==> 12-06: inputs <==
## RNG
module RNG(
    input               CLK,
    input               RST,
    input               RND_IN,
    output reg [7:0]    OUT,
    output reg          WE,
    input               FULL
);
clock: 2.42 ns
lec_check: 0
cap_margin: 20
cell_pad_in_sites_detail_placement: 0
core_aspect_ratio: 0.73
core_margin: 2
core_utilization: 72
cts_cluster_diameter: 370
cts_cluster_size: 15
gpl_timing_driven: 1
max_routing_layer: met5
place_density_lb_addon: 0.05
setup_slack_margin: 0.72
slew_margin: 40
run.sh (not shown) runs the stock make flow with config.mk's settings and CLKGATE_MAP_FILE=.
==> 12-20 (differences from 12-06) <==
==> flow/config.mk (replaced) <==
export PLATFORM = sky130hd
export DESIGN_NAME = RNG
export DESIGN_NICKNAME = RNG
export VERILOG_FILES = /design/flow/design.v
export SDC_FILE = /design/flow/constraint.sdc
export NUM_CORES = 4
export LEC_CHECK = 0
export CAP_MARGIN = 20
export CORE_MARGIN = 2
export CORE_UTILIZATION = 72
export CTS_CLUSTER_DIAMETER = 93
export PLACE_DENSITY = 0.36
export SETUP_SLACK_MARGIN = 0.61
export SLEW_MARGIN = 20
==> flow/constraint.sdc (replaced) <==
create_clock -name core_clock -period 2.47 [get_ports {CLK}]
set_input_delay 0.4940 -clock core_clock [delete_from_list [all_inputs] [get_ports {CLK}]]
set_output_delay 0.4940 -clock core_clock [all_outputs]
set_load 0.01 [all_outputs]
==> 08-24 (differences from 12-06) <==
==> flow/config.mk (replaced) <==
export PLATFORM = sky130hd
export DESIGN_NAME = RNG
export DESIGN_NICKNAME = RNG
export VERILOG_FILES = /design/flow/design.v
export SDC_FILE = /design/flow/constraint.sdc
export NUM_CORES = 4
export LEC_CHECK = 0
export CAP_MARGIN = 20
export CORE_MARGIN = 2
export CORE_UTILIZATION = 70
export CTS_CLUSTER_DIAMETER = 32
export CTS_CLUSTER_SIZE = 37
export PLACE_DENSITY = 0.6
export SETUP_SLACK_MARGIN = 0.37
export SLEW_MARGIN = 20
==> flow/constraint.sdc (replaced) <==
create_clock -name core_clock -period 2.17 [get_ports {CLK}]
set_input_delay 0.4340 -clock core_clock [delete_from_list [all_inputs] [get_ports {CLK}]]
set_output_delay 0.4340 -clock core_clock [all_outputs]
set_load 0.01 [all_outputs]
==> 04-05 (differences from 12-06) <==
==> flow/config.mk (replaced) <==
export PLATFORM = sky130hd
export DESIGN_NAME = RNG
export DESIGN_NICKNAME = RNG
export VERILOG_FILES = /design/flow/design.v
export SDC_FILE = /design/flow/constraint.sdc
export NUM_CORES = 4
export LEC_CHECK = 0
export CAP_MARGIN = 10
export CORE_MARGIN = 2
export CORE_UTILIZATION = 40
export PLACE_DENSITY = 0.6
export SLEW_MARGIN = 20
==> flow/constraint.sdc (replaced) <==
create_clock -name core_clock -period 2.16 [get_ports {CLK}]
set_input_delay 0.4320 -clock core_clock [delete_from_list [all_inputs] [get_ports {CLK}]]
set_output_delay 0.4320 -clock core_clock [all_outputs]
set_load 0.01 [all_outputs]
==> flow_summary.ini <==
; generated from flow reports
[run_status]
status = failed layout checks
violations = setup timing

[worst_hold_path]
whs_endpoint = rd_ok

[sta]
layout_setup_ws_ns = -0.131
setup_viol = 788

[pwr]
power_uw = 53800
seq_power_uw = 29900

[critical_path]
worstPathArrival_ns = 3.09
reg2reg_depth = 10
r2r_setup_slack_ns = -0.13

[drt]
wl_met3_mm = 18.5

[grt]
met1_usage = 0.493

[placement]
post-place-ws_ns = -0.240
the above is filed under 12-20

==> flow_summary.ini <==
; generated from flow reports
[pwr]
seq_power_uw = 34100
power_uw = 77800

[placement]
post-place-ws_ns = -0.447

[grt]
met1_usage = 0.496

[critical_path]
worstPathArrival_ns = 3.17

[worst_hold_path]
whs_endpoint = i_cnt[11]

[sta]
setup_viol = 1514
layout_setup_ws_ns = -0.449

[run_status]
status = failed layout checks
violations = setup timing
the above is filed under 08-24

==> flow_summary.ini <==
; generated from flow reports
[sta]
layout_setup_ws_ns = -0.380
setup_viol = 1475

[critical_path]
reg2reg_depth = 10

[worst_hold_path]
whs_endpoint = upd[1]

[run_status]
status = failed layout checks
violations = setup timing

[drt]
wl_met3_mm = 11.5
the above is filed under 04-05

==> flow_summary.ini <==
; generated from flow reports
[run_status]
status = failed layout checks
violations = setup timing

[sta]
setup_viol = 840
layout_setup_ws_ns = -0.146

[critical_path]
reg2reg_depth = 11
worstPathArrival_ns = 3.07
r2r_setup_slack_ns = -0.15

[yosys]
synthAdderAreaFrac = 0.00280

[pwr]
seq_power_uw = 30500
power_uw = 49800

[layout]
utilization = 0.833
the above is filed under 12-06



==> inputs of maple <==
Starting RTL as in the previous note.
==> flow/design.v (excerpt) <==
module RNG(
    input               CLK,
    input               RST,
    input               RND_IN,
    output reg [7:0]    OUT,
    output reg          WE,
    input               FULL
);
export LEC_CHECK = 0
export ABC_AREA = 1
export CAP_MARGIN = 10
export CELL_PAD_IN_SITES_DETAIL_PLACEMENT = 2
export CORE_MARGIN = 5
export CORE_UTILIZATION = 40
export GPL_ROUTABILITY_DRIVEN = 0
export PLACE_DENSITY_LB_ADDON = 0.29
export SLEW_MARGIN = 20
export TNS_END_PERCENT = 50
create_clock -name core_clock -period 4.84 [get_ports {CLK}]
==> inputs of nickel, as changes to maple <==
Settings changed: ABC_AREA 1 to unset, CAP_MARGIN 10 to 20, CELL_PAD_IN_SITES_DETAIL_PLACEMENT 2 to unset, CORE_MARGIN 5 to 2, GPL_ROUTABILITY_DRIVEN 0 to unset, PLACE_DENSITY set to 0.6, PLACE_DENSITY_LB_ADDON 0.29 to unset, TNS_END_PERCENT 50 to unset.
==> flow/constraint.sdc (replaced) <==
create_clock -name core_clock -period 5.0 [get_ports {CLK}]
set_input_delay 1.0000 -clock core_clock [delete_from_list [all_inputs] [get_ports {CLK}]]
set_output_delay 1.0000 -clock core_clock [all_outputs]
set_load 0.01 [all_outputs]
==> inputs of ember, as changes to maple <==
Settings changed: ABC_AREA 1 to 0, CAP_MARGIN 10 to 20, CELL_PAD_IN_SITES_DETAIL_PLACEMENT 2 to 1, CORE_MARGIN 5 to 2, GPL_ROUTABILITY_DRIVEN 0 to unset, PLACE_DENSITY_LB_ADDON 0.29 to 0.05, SETUP_SLACK_MARGIN set to 0.81, SLEW_MARGIN 20 to 40, TNS_END_PERCENT 50 to 100.
==> flow/constraint.sdc (replaced) <==
create_clock -name core_clock -period 3.17 [get_ports {CLK}]
set_input_delay 0.6340 -clock core_clock [delete_from_list [all_inputs] [get_ports {CLK}]]
set_output_delay 0.6340 -clock core_clock [all_outputs]
set_load 0.01 [all_outputs]
==> inputs of indigo, as changes to maple <==
Settings changed: ABC_AREA 1 to unset, CAP_MARGIN 10 to 15, CELL_PAD_IN_SITES_DETAIL_PLACEMENT 2 to unset, CORE_MARGIN 5 to 2, CORE_UTILIZATION 40 to 72, CTS_CLUSTER_DIAMETER set to 353, GPL_ROUTABILITY_DRIVEN 0 to unset, PLACE_DENSITY set to 0.6, PLACE_DENSITY_LB_ADDON 0.29 to unset, TNS_END_PERCENT 50 to unset.
==> flow/constraint.sdc (replaced) <==
create_clock -name core_clock -period 2.02 [get_ports {CLK}]
set_input_delay 0.4040 -clock core_clock [delete_from_list [all_inputs] [get_ports {CLK}]]
set_output_delay 0.4040 -clock core_clock [all_outputs]
set_load 0.01 [all_outputs]
==> impl_metrics.env <==
# flow metrics
export IMPL_max_slew_worst_pin_slew_ns=1.20
export IMPL_comb_area_um2=17200
export IMPL_grt_pass1_wl_um=251000
export IMPL_comb_power_mw=0.391
export IMPL_pre_cts_slack_ns=1.12
export IMPL_grt_pass1_vias=41300
export IMPL_dpl_instance_area_um2=69200
export IMPL_numCtsBuffers=164
export IMPL_fin_cells=8168
export IMPL_min_period_over_period_pct=71.5
export IMPL_drt_vias_per_instance=5.22
export IMPL_status="timing/DRC/antenna clean"
export IMPL_fillers=15600
export IMPL_cp_endpoint="l7_1[51]"
export IMPL_use_met2_pct=30.1
export IMPL_area_growth_pct=11.1
export IMPL_worst_slack_ns=1.43
export IMPL_min_path_type="flop to flop"
export IMPL_nClkBuffers=207
[end of results for nickel]
==> impl_metrics.env <==
# flow metrics
export IMPL_status="timing/DRC/antenna clean"
export IMPL_grt_pass1_vias=55300
export IMPL_worst_slack_ns=0.166
export IMPL_cp_endpoint="l6_0[28]"
export IMPL_drt_vias_per_instance=6.10
export IMPL_max_slew_worst_pin_slew_ns=1.39
export IMPL_min_path_type="flop to flop"
export IMPL_min_period_over_period_pct=96.6
export IMPL_use_met2_pct=57.6
export IMPL_fillers=16800
[end of results for maple]
==> impl_metrics.env <==
# flow metrics
export IMPL_area_growth_pct=19.4
export IMPL_pre_cts_slack_ns=-0.615
export IMPL_setup_viol=1656
export IMPL_comb_area_um2=18300
export IMPL_fillers=4310
export IMPL_status="complete, but fails checks"
export IMPL_min_period_over_period_pct=125
export IMPL_fin_cells=7654
export IMPL_dpl_instance_area_um2=73500
export IMPL_max_slew_worst_pin_slew_ns=0.772
export IMPL_failed_checks="setup timing"
export IMPL_grt_pass1_wl_um=265000
export IMPL_min_path_type="input pin to flop"
export IMPL_numCtsBuffers=155
export IMPL_comb_power_mw=1.23
export IMPL_cp_endpoint="l4_0[49]"
export IMPL_worst_slack_ns=-0.513
[end of results for indigo]
==> impl_metrics.env <==
# flow metrics
export IMPL_worst_slack_ns=0.587
export IMPL_pre_cts_slack_ns=0.206
export IMPL_status="timing/DRC/antenna clean"
export IMPL_fillers=17500
export IMPL_max_slew_worst_pin_slew_ns=0.864
export IMPL_dpl_instance_area_um2=71200
export IMPL_comb_area_um2=18900
export IMPL_cp_endpoint="l1_1[52]"
export IMPL_area_growth_pct=19.3
export IMPL_use_met2_pct=36.3
export IMPL_numCtsBuffers=180
export IMPL_min_period_over_period_pct=81.5
[end of results for ember]


==> inputs of raven <==
Starting RTL as in the previous note.
==> flow/config.mk <==
export PLATFORM = sky130hd
export DESIGN_NAME = RNG
export DESIGN_NICKNAME = RNG
export VERILOG_FILES = /design/flow/design.v
export SDC_FILE = /design/flow/constraint.sdc
export NUM_CORES = 4
export LEC_CHECK = 0
export CAP_MARGIN = 20
export CORE_MARGIN = 2
export CORE_UTILIZATION = 67
export CTS_CLUSTER_DIAMETER = 32
export HOLD_SLACK_MARGIN = 0.3
export PLACE_DENSITY = 0.6
export SETUP_SLACK_MARGIN = -0.14
export SLEW_MARGIN = 20
==> flow/constraint.sdc <==
create_clock -name core_clock -period 1.82 [get_ports {CLK}]
set_input_delay 0.3640 -clock core_clock [delete_from_list [all_inputs] [get_ports {CLK}]]
set_output_delay 0.3640 -clock core_clock [all_outputs]
set_load 0.01 [all_outputs]
==> cedar (differences from raven) <==
ABC_AREA = 1   (was default)
CORE_ASPECT_RATIO = 1.44   (was default)
CORE_UTILIZATION = 72   (was 67)
CTS_CLUSTER_DIAMETER = 372   (was 32)
CTS_CLUSTER_SIZE = 10   (was default)
HOLD_SLACK_MARGIN = default   (was 0.3)
SETUP_SLACK_MARGIN = 0.42   (was -0.14)
==> flow/constraint.sdc (replaced) <==
create_clock -name core_clock -period 2.02 [get_ports {CLK}]
set_input_delay 0.4040 -clock core_clock [delete_from_list [all_inputs] [get_ports {CLK}]]
set_output_delay 0.4040 -clock core_clock [all_outputs]
set_load 0.01 [all_outputs]
==> summary of the runs <==
- raven finished but failed the layout checks on setup timing. cedar ran to the end with violations: setup timing.
- Final area: cedar is smaller than raven (about 5.6%).
- Against raven, the worst hold slack of cedar is lower by 0.20 ns.
- Between cedar and raven, the lower sequential power is in cedar (gap 8.6%, measured against raven).
- Between cedar and raven, the lower clock power is in cedar (gap 44%, measured against raven).
Power is estimated from default activity; no workload was simulated.
